==> inputs of run E <==
// sample_dsp
module sample_dsp(
	input         clk_20M,
	input         rst_n,
	input         WR,
	input         RD,
	input         CS0,
	input  [7:0]  DSP_Add,
	input  [15:0] DSP_Data_in,
	output [15:0] DSP_Data_out,
	output        DSP_Data_oe,
	input  [6:0]  chAn,
	input  [6:0]  chBn,
	input  [15:0] data_in,
	input         busy0,
	output [3:0]  LED,
	output        cs0_n,
	output        cs1_n,
	output        convst,
	output        enc_rst
);
export LEC_CHECK = 0
export CAP_MARGIN = 20
export CELL_PAD_IN_SITES_GLOBAL_PLACEMENT = 0
export CORE_MARGIN = 2
export CORE_UTILIZATION = 56
export GPL_ROUTABILITY_DRIVEN = 0
export GPL_TIMING_DRIVEN = 1
export PLACE_DENSITY_LB_ADDON = 0.11
export SETUP_SLACK_MARGIN = -0.39
export SLEW_MARGIN = 20
export TNS_END_PERCENT = 70
create_clock -name core_clock -period 6.14 [get_ports {clk_20M}]
run.sh (not shown) runs the stock make flow with config.mk's settings and CLKGATE_MAP_FILE=.
==> run F (differences from run E) <==
==> flow/config.mk (replaced) <==
export PLATFORM = sky130hd
export DESIGN_NAME = sample_dsp
export DESIGN_NICKNAME = sample_dsp
export VERILOG_FILES = /design/flow/design.v
export SDC_FILE = /design/flow/constraint.sdc
export NUM_CORES = 4
export LEC_CHECK = 0
export CAP_MARGIN = 20
export CELL_PAD_IN_SITES_DETAIL_PLACEMENT = 1
export CORE_MARGIN = 2
export CORE_UTILIZATION = 64
export GPL_TIMING_DRIVEN = 0
export SLEW_MARGIN = 30
==> flow/constraint.sdc (replaced) <==
create_clock -name core_clock -period 5.0 [get_ports {clk_20M}]
set_input_delay 1.0000 -clock core_clock [delete_from_list [all_inputs] [get_ports {clk_20M}]]
set_output_delay 1.0000 -clock core_clock [all_outputs]
set_load 0.01 [all_outputs]
==> run X (differences from run E) <==
--- a/flow/config.mk
+++ b/flow/config.mk
@@ -8,10 +8,10 @@
 export CAP_MARGIN = 20
 export CELL_PAD_IN_SITES_GLOBAL_PLACEMENT = 0
 export CORE_MARGIN = 2
-export CORE_UTILIZATION = 56
-export GPL_ROUTABILITY_DRIVEN = 0
+export CORE_UTILIZATION = 58
+export GPL_ROUTABILITY_DRIVEN = 1
 export GPL_TIMING_DRIVEN = 1
-export PLACE_DENSITY_LB_ADDON = 0.11
-export SETUP_SLACK_MARGIN = -0.39
+export PLACE_DENSITY = 0.6
+export SETUP_SLACK_MARGIN = 1.2
 export SLEW_MARGIN = 20
 export TNS_END_PERCENT = 70
==> flow/constraint.sdc (replaced) <==
create_clock -name core_clock -period 4.58 [get_ports {clk_20M}]
set_input_delay 0.9160 -clock core_clock [delete_from_list [all_inputs] [get_ports {clk_20M}]]
set_output_delay 0.9160 -clock core_clock [all_outputs]
set_load 0.01 [all_outputs]
==> run summary <==
This note records the results obtained with Yosys and OpenROAD.

Status
The run finished with no timing, DRC or antenna violations.

Drt
The detailed-route wire length on metal 1 is 38400 µm. The detailed-route vias per instance is 6.360.

Finish
Per the layout area report, the register area comes to 14920 µm². The proportion of final cell area spent on non-clock buffers is 0.05449. The register fraction of the total cell area is 0.4194.

GRT
For this run the aggregate overflow at the end of global routing stands at 0.

Clock network
TritonCTS built the clock tree.

Final timing
Per the final report, max-transition violations number 0.
The numbers above come from run X.

==> run summary <==
This note records the results obtained with Yosys and OpenROAD.

Drt
The routed wirelength on the met1 layer is recorded as 36450 µm. The detailed-route vias per instance is 6.340.

Final timing
For reference, the final report shows the max-slew violation count at 0.

Finish
Measured on the final layout, buffering overhead outside the clock network stands at 0.03465. The layout report gives the register share of total cell area as 0.4370. The area taken by flip-flops and latches is 14900 µm².

GRT
The residual overflow from global routing is 0.

Status
The flow ran to the end and the layout has no timing, DRC or antenna violations.
The numbers above come from run E.

==> run summary <==
This note records the results obtained with Yosys and OpenROAD.

Yosys
The multiplexer share of the synthesized area is 0.1659. The combinational family with the most area after synthesis is multiplexers. In the synthesized netlist the async set-or-reset flop fraction comes to 1.000. The number of cells in Yosys stat is 2726. The area fraction of the largest cell type after synthesis is 0.4840. The instance count of the mapped netlist is 2726.

Die
The pre-placement core utilization is 0.6514.

GRT
For this run the aggregate overflow at the end of global routing stands at 183.

Status
The flow did not finish. The tool reported: "[ERROR GRT-0232] Routing congestion too high. Check the congestion heatmap in the GUI". Per the run summary, the flow got no further than global routing (5_1_grt).

Placed design
The cell total after placement is 3426.

Clock network
The clock sink count is 595. The post-CTS setup repair buffer count is 2. The count of cells resized by post-cts repair is 10.

The hold buffer count at cts is 0.
The numbers above come from run F.


========
==> inputs of run a <==
Starting RTL as in the previous note.
export LEC_CHECK = 0
export ABC_AREA = 1
export CAP_MARGIN = 5
export CORE_MARGIN = 2
export CORE_UTILIZATION = 72
export CTS_CLUSTER_DIAMETER = 368
export CTS_CLUSTER_SIZE = 14
export PLACE_DENSITY_LB_ADDON = 0.3
export SETUP_SLACK_MARGIN = -0.16
export SLEW_MARGIN = 20
create_clock -name core_clock -period 2.46 [get_ports {clk_20M}]
==> run b: changes against run a <==
==> flow/config.mk (replaced) <==
export PLATFORM = sky130hd
export DESIGN_NAME = sample_dsp
export DESIGN_NICKNAME = sample_dsp
export VERILOG_FILES = /design/flow/design.v
export SDC_FILE = /design/flow/constraint.sdc
export NUM_CORES = 4
export LEC_CHECK = 0
export ABC_AREA = 1
export CAP_MARGIN = 20
export CORE_ASPECT_RATIO = 0.5
export CORE_MARGIN = 2
export CORE_UTILIZATION = 72
export CTS_CLUSTER_DIAMETER = 399
export CTS_CLUSTER_SIZE = 100
export HOLD_SLACK_MARGIN = 0.29
export PLACE_DENSITY = 0.39
export SETUP_SLACK_MARGIN = 0.67
export SLEW_MARGIN = 20
==> flow/constraint.sdc (replaced) <==
create_clock -name core_clock -period 2.26 [get_ports {clk_20M}]
set_input_delay 0.4520 -clock core_clock [delete_from_list [all_inputs] [get_ports {clk_20M}]]
set_output_delay 0.4520 -clock core_clock [all_outputs]
set_load 0.01 [all_outputs]
==> run c: changes against run a <==
==> flow/config.mk (replaced) <==
export PLATFORM = sky130hd
export DESIGN_NAME = sample_dsp
export DESIGN_NICKNAME = sample_dsp
export VERILOG_FILES = /design/flow/design.v
export SDC_FILE = /design/flow/constraint.sdc
export NUM_CORES = 4
export LEC_CHECK = 0
export CAP_MARGIN = 20
export CELL_PAD_IN_SITES_GLOBAL_PLACEMENT = 0
export CORE_MARGIN = 2
export CORE_UTILIZATION = 60
export GPL_ROUTABILITY_DRIVEN = 1
export GPL_TIMING_DRIVEN = 1
export PLACE_DENSITY = 0.6
export SETUP_SLACK_MARGIN = -0.35
export SLEW_MARGIN = 20
export TNS_END_PERCENT = 70
==> flow/constraint.sdc (replaced) <==
create_clock -name core_clock -period 4.58 [get_ports {clk_20M}]
set_input_delay 0.9160 -clock core_clock [delete_from_list [all_inputs] [get_ports {clk_20M}]]
set_output_delay 0.9160 -clock core_clock [all_outputs]
set_load 0.01 [all_outputs]
==> impl_metrics.toml <==
# physical design summary
[final_layout]
instances_no_fill = 3493
multi_input_comb_cells = 1925
nonClkBufAreaFrac_pct = 4.12

[worst_setup_path]
start_kind = "flop"
path_max_fanout = 14
r2r_cells = 17
slowest_stage = "a2111oi_0"

[synth]
postSynthNetCount = 2900
xor_share_pct = 3.22
top_logic_kind = "multiplexers"

[final_timing]
holdWs_ns = 0.310

[route]
wl_um = 82000
highest_layer = "met5"
drc = 0

[global_routing]
grt_overflow = 0

[outcome]
outcome = "finished clean"

[pwr]
comb_power_mw = 2.67

[clocking]
post-cts-setup-buffers = 0
-- figures above: run c

==> impl_metrics.toml <==
# implementation run metrics
[synth]
edf_count = 0
postSynthNetCount = 4180
xor_share_pct = 2.13
top_logic_kind = "simple AND/OR/NAND/NOR gates"
ys_sh_simple_pct = 27.7

[global_routing]
grt_overflow = 280

[outcome]
outcome = "aborted with a tool error"
error = "[ERROR GRT-0232] Routing congestion too high. Check the congestion heatmap in the GUI."
stop_stage = "global routing"

[clocking]
post-cts-setup-buffers = 101

[placement]
placed_cell_area_sq_um = 35200
-- figures above: run b

==> impl_metrics.toml <==
# physical design summary
[outcome]
outcome = "failed layout checks"
violatedChecks = "setup timing"

[final_timing]
setup_viol = 1
holdWs_ns = 0.297
layout_setup_ws_ns = -0.00684

[pwr]
comb_power_mw = 4.53

[synth]
top_logic_kind = "simple AND/OR/NAND/NOR gates"

[final_layout]
nonClkBufAreaFrac_pct = 7.38
multi_input_comb_cells = 2958

[worst_setup_path]
r2r_cells = 15
path_max_fanout = 16

[route]
drc = 0
-- figures above: run a


========
==> wip/violet: inputs <==
sample_dsp again, from the RTL that the note above started with.
make LEC_CHECK=0 ABC_AREA=1 CAP_MARGIN=20 CORE_MARGIN=2 CORE_UTILIZATION=70 CTS_CLUSTER_DIAMETER=206 CTS_CLUSTER_SIZE=76 PLACE_DENSITY_LB_ADDON=0.09 SETUP_SLACK_MARGIN=0.67 SLEW_MARGIN=20 finish   # period 2.28 ns
==> inputs of wip/zinc, as changes to wip/violet <==
ABC_AREA = default   (was 1)
CAP_MARGIN = 5   (was 20)
CORE_UTILIZATION = 72   (was 70)
CTS_CLUSTER_DIAMETER = 88   (was 206)
CTS_CLUSTER_SIZE = default   (was 76)
PLACE_DENSITY = 0.67   (was default)
PLACE_DENSITY_LB_ADDON = default   (was 0.09)
SETUP_SLACK_MARGIN = 0.88   (was 0.67)
==> flow/constraint.sdc (replaced) <==
create_clock -name core_clock -period 3.56 [get_ports {clk_20M}]
set_input_delay 0.7120 -clock core_clock [delete_from_list [all_inputs] [get_ports {clk_20M}]]
set_output_delay 0.7120 -clock core_clock [all_outputs]
set_load 0.01 [all_outputs]
==> results <==
Status: wip/zinc failed layout checks; wip/violet stopped before the end
Failing step: wip/zinc -; wip/violet global routing
Reasons for failing layout checks: wip/zinc negative setup slack; wip/violet -
Resized cells post-CTS: wip/zinc 154; wip/violet 449
Placed Instance Area: wip/zinc 32800 um^2; wip/violet 35100 um^2
Mean area per synthesized cell: wip/zinc 11.2 um^2; wip/violet 7.79 um^2
Synth Cell Area: wip/zinc 30500 um^2; wip/violet 31200 um^2
Pre-CTS setup slack: wip/zinc -0.00602 ns; wip/violet -0.294 ns
Area figure in the yosys stat output: wip/zinc 30500 um^2; wip/violet 31200 um^2
Largest type area fraction: wip/zinc 48.4%; wip/violet 47.2%
Clock buffer count from CTS: wip/zinc 58; wip/violet 11
Placement row count: wip/zinc 75; wip/violet 77
Chip Height: wip/zinc 210 um; wip/violet 215 um
Area share of and-or/or-and cells after synthesis: wip/zinc 14.2%; wip/violet 11.5%
Horizontal extent of the die: wip/zinc 210 um; wip/violet 215 um
Buffers inserted by post-CTS timing repair: wip/zinc 113; wip/violet 123
Number of placed cells counting well taps: wip/zinc 3296; wip/violet 4717
Level count of the clock H-tree: wip/zinc 2; wip/violet 1
Share of the synthesized netlist area taken by xor and xnor gates: wip/zinc 3.22%; wip/violet 2.13%
Die Area: wip/zinc 44000 um^2; wip/violet 46300 um^2
And+or+nand+nor area frac: wip/zinc 9.31%; wip/violet 27.7%

========
==> inputs of onyx <==
sample_dsp again, from the RTL that the note above started with.
Design sample_dsp, start of the top module:
module sample_dsp(
	input         clk_20M,
	input         rst_n,
	input         WR,
	input         RD,
	input         CS0,
	input  [7:0]  DSP_Add,
	input  [15:0] DSP_Data_in,
	output [15:0] DSP_Data_out,
	output        DSP_Data_oe,
	input  [6:0]  chAn,
	input  [6:0]  chBn,
	input  [15:0] data_in,
	input         busy0,
	output [3:0]  LED,
	output        cs0_n,
	output        cs1_n,
	output        convst,
	output        enc_rst
);
	wire        clk_1M, tick_1M;
	wire        IncEncoderRd;
	wire [15:0] inc0, inc1, inc2, inc3, inc4, inc5, inc6;
	wire [15:0] abs0, abs1, abs2, abs3, abs4, abs5, abs6, abs7;
	wire [15:0] abs8, abs9, absA, absB, absC, absD, absE, absF;
	clk_1M inst45(.clk0(clk_20M), .rst_n(rst_n), .clk_1M(clk_1M), .tick(tick_1M));
	IncEncoderGroup inst(
		.clk_encoder(clk_20M), .en(tick_1M), .rst_n(rst_n), .RD(IncEncoderRd),
		.chA(~chAn), .chB(~chBn),
		.data_out0(inc0), .data_out1(inc1), .data_out2(inc2), .data_out3(inc3),
		.data_out4(inc4), .data_out5(inc5), .data_out6(inc6));
	AbsEncoder inst1(
		.clk(clk_20M), .clk_rd(IncEncoderRd), .rst_n(rst_n),
  ...
Settings: LEC_CHECK=0, ABC_AREA=1, CAP_MARGIN=10, CELL_PAD_IN_SITES_DETAIL_PLACEMENT=2, CELL_PAD_IN_SITES_GLOBAL_PLACEMENT=1, CORE_ASPECT_RATIO=1.82, CORE_MARGIN=5, CORE_UTILIZATION=50, CTS_CLUSTER_SIZE=36, GPL_ROUTABILITY_DRIVEN=1, GPL_TIMING_DRIVEN=0, HOLD_SLACK_MARGIN=0.26, MAX_ROUTING_LAYER=met4, PLACE_DENSITY_LB_ADDON=0.11, SLEW_MARGIN=20, TNS_END_PERCENT=70; clock period 7.88 ns.
==> ember (differences from onyx) <==
Settings changed: ABC_AREA 1 to default, CAP_MARGIN 10 to 20, CELL_PAD_IN_SITES_DETAIL_PLACEMENT 2 to default, CELL_PAD_IN_SITES_GLOBAL_PLACEMENT 1 to 0, CORE_ASPECT_RATIO 1.82 to default, CORE_MARGIN 5 to 2, CORE_UTILIZATION 50 to 60, CTS_CLUSTER_SIZE 36 to default, GPL_ROUTABILITY_DRIVEN 1 to 0, GPL_TIMING_DRIVEN 0 to 1, HOLD_SLACK_MARGIN 0.26 to default, MAX_ROUTING_LAYER met4 to default, SETUP_SLACK_MARGIN from default to 1.23.
==> flow/constraint.sdc (replaced) <==
create_clock -name core_clock -period 4.64 [get_ports {clk_20M}]
set_input_delay 0.9280 -clock core_clock [delete_from_list [all_inputs] [get_ports {clk_20M}]]
set_output_delay 0.9280 -clock core_clock [all_outputs]
set_load 0.01 [all_outputs]
==> harbor (differences from onyx) <==
Settings changed: ABC_AREA 1 to default, CAP_MARGIN 10 to 20, CELL_PAD_IN_SITES_DETAIL_PLACEMENT 2 to 1, CELL_PAD_IN_SITES_GLOBAL_PLACEMENT 1 to default, CORE_ASPECT_RATIO 1.82 to default, CORE_MARGIN 5 to 2, CORE_UTILIZATION 50 to 40, CTS_CLUSTER_SIZE 36 to default, GPL_ROUTABILITY_DRIVEN 1 to default, GPL_TIMING_DRIVEN 0 to default, HOLD_SLACK_MARGIN 0.26 to default, MAX_ROUTING_LAYER met4 to default, PLACE_DENSITY_LB_ADDON 0.11 to default, SLEW_MARGIN 20 to 5, TNS_END_PERCENT 70 to default.
==> flow/constraint.sdc (replaced) <==
create_clock -name core_clock -period 5.0 [get_ports {clk_20M}]
set_input_delay 1.0000 -clock core_clock [delete_from_list [all_inputs] [get_ports {clk_20M}]]
set_output_delay 1.0000 -clock core_clock [all_outputs]
set_load 0.01 [all_outputs]
==> yarrow (differences from onyx) <==
Settings changed: CAP_MARGIN 10 to 20, CELL_PAD_IN_SITES_DETAIL_PLACEMENT 2 to default, CELL_PAD_IN_SITES_GLOBAL_PLACEMENT 1 to default, CORE_ASPECT_RATIO 1.82 to 0.69, CORE_MARGIN 5 to 2, CORE_UTILIZATION 50 to 72, CTS_CLUSTER_DIAMETER from default to 394, CTS_CLUSTER_SIZE 36 to 99, GPL_ROUTABILITY_DRIVEN 1 to default, GPL_TIMING_DRIVEN 0 to default, HOLD_SLACK_MARGIN 0.26 to default, MAX_ROUTING_LAYER met4 to default, PLACE_DENSITY_LB_ADDON 0.11 to default, SETUP_SLACK_MARGIN from default to 0.3, TNS_END_PERCENT 70 to default.
==> flow/constraint.sdc (replaced) <==
create_clock -name core_clock -period 2.1 [get_ports {clk_20M}]
set_input_delay 0.4200 -clock core_clock [delete_from_list [all_inputs] [get_ports {clk_20M}]]
set_output_delay 0.4200 -clock core_clock [all_outputs]
set_load 0.01 [all_outputs]
==> results <==
yarrow died in 5_1_grt, error DPL-0038. ember finished with timing, DRC and antenna clean. onyx died in 3_5_place_dp with DPL-0033. harbor completed with no timing, DRC or antenna violations.
In ember the fmax is larger than in harbor, by 30%.
Worst hold slack: harbor is higher than ember (99 ps).
Setup slack: ember is higher than harbor (660 ps).
Against harbor, the synthesized cell count of yarrow is larger by 47%.
Die area, lowest first: yarrow, ember, onyx, harbor.
Of ember and harbor, harbor has the higher sequential share of layout area (gap 0.85 points).
Of harbor and ember, ember has the higher critical path depth (gap 1).
==> figures <==
Result of the run: harbor finished clean; yarrow did not finish; ember finished clean; onyx did not finish
Stage where the flow stopped: harbor -; yarrow 5_1_grt; ember -; onyx 3_5_place_dp
Log Warnings: harbor 34; yarrow -; ember 37; onyx -
Hold-fix buffers, CTS: harbor 0; yarrow 1; ember 0; onyx -
Max Fanout on Critical Path: harbor 14; yarrow -; ember 7; onyx -
Setup violation total in the final timing report: harbor 0; yarrow -; ember 0; onyx -
Floorplan die height: harbor 280 um; yarrow 177 um; ember 229 um; onyx 347 um
Number of buffers other than clock buffers in the final layout: harbor 147; yarrow -; ember 226; onyx -
Flip-flop and latch power: harbor 6.61 mW; yarrow -; ember 7.08 mW; onyx -
Data required, critical path: harbor 5480 ps; yarrow -; ember 5170 ps; onyx -
Fraction of area in registers: harbor 0.428; yarrow -; ember 0.420; onyx -
Accumulated negative setup slack: harbor 0 ps; yarrow -; ember 0 ps; onyx -
Maximum ir drop on the vdd rail: harbor 0.254 mV; yarrow -; ember 0.303 mV; onyx -
Startpoint kind of the worst setup timing path: harbor register; yarrow -; ember register; onyx -
End of the worst register-to-register path: harbor inst.encoder_2.databuf[15]; yarrow -; ember inst.encoder_5.databuf[15]; onyx -
Number of placement rows: harbor 101; yarrow 63; ember 82; onyx 123
Power and IR drop assume default switching activity.
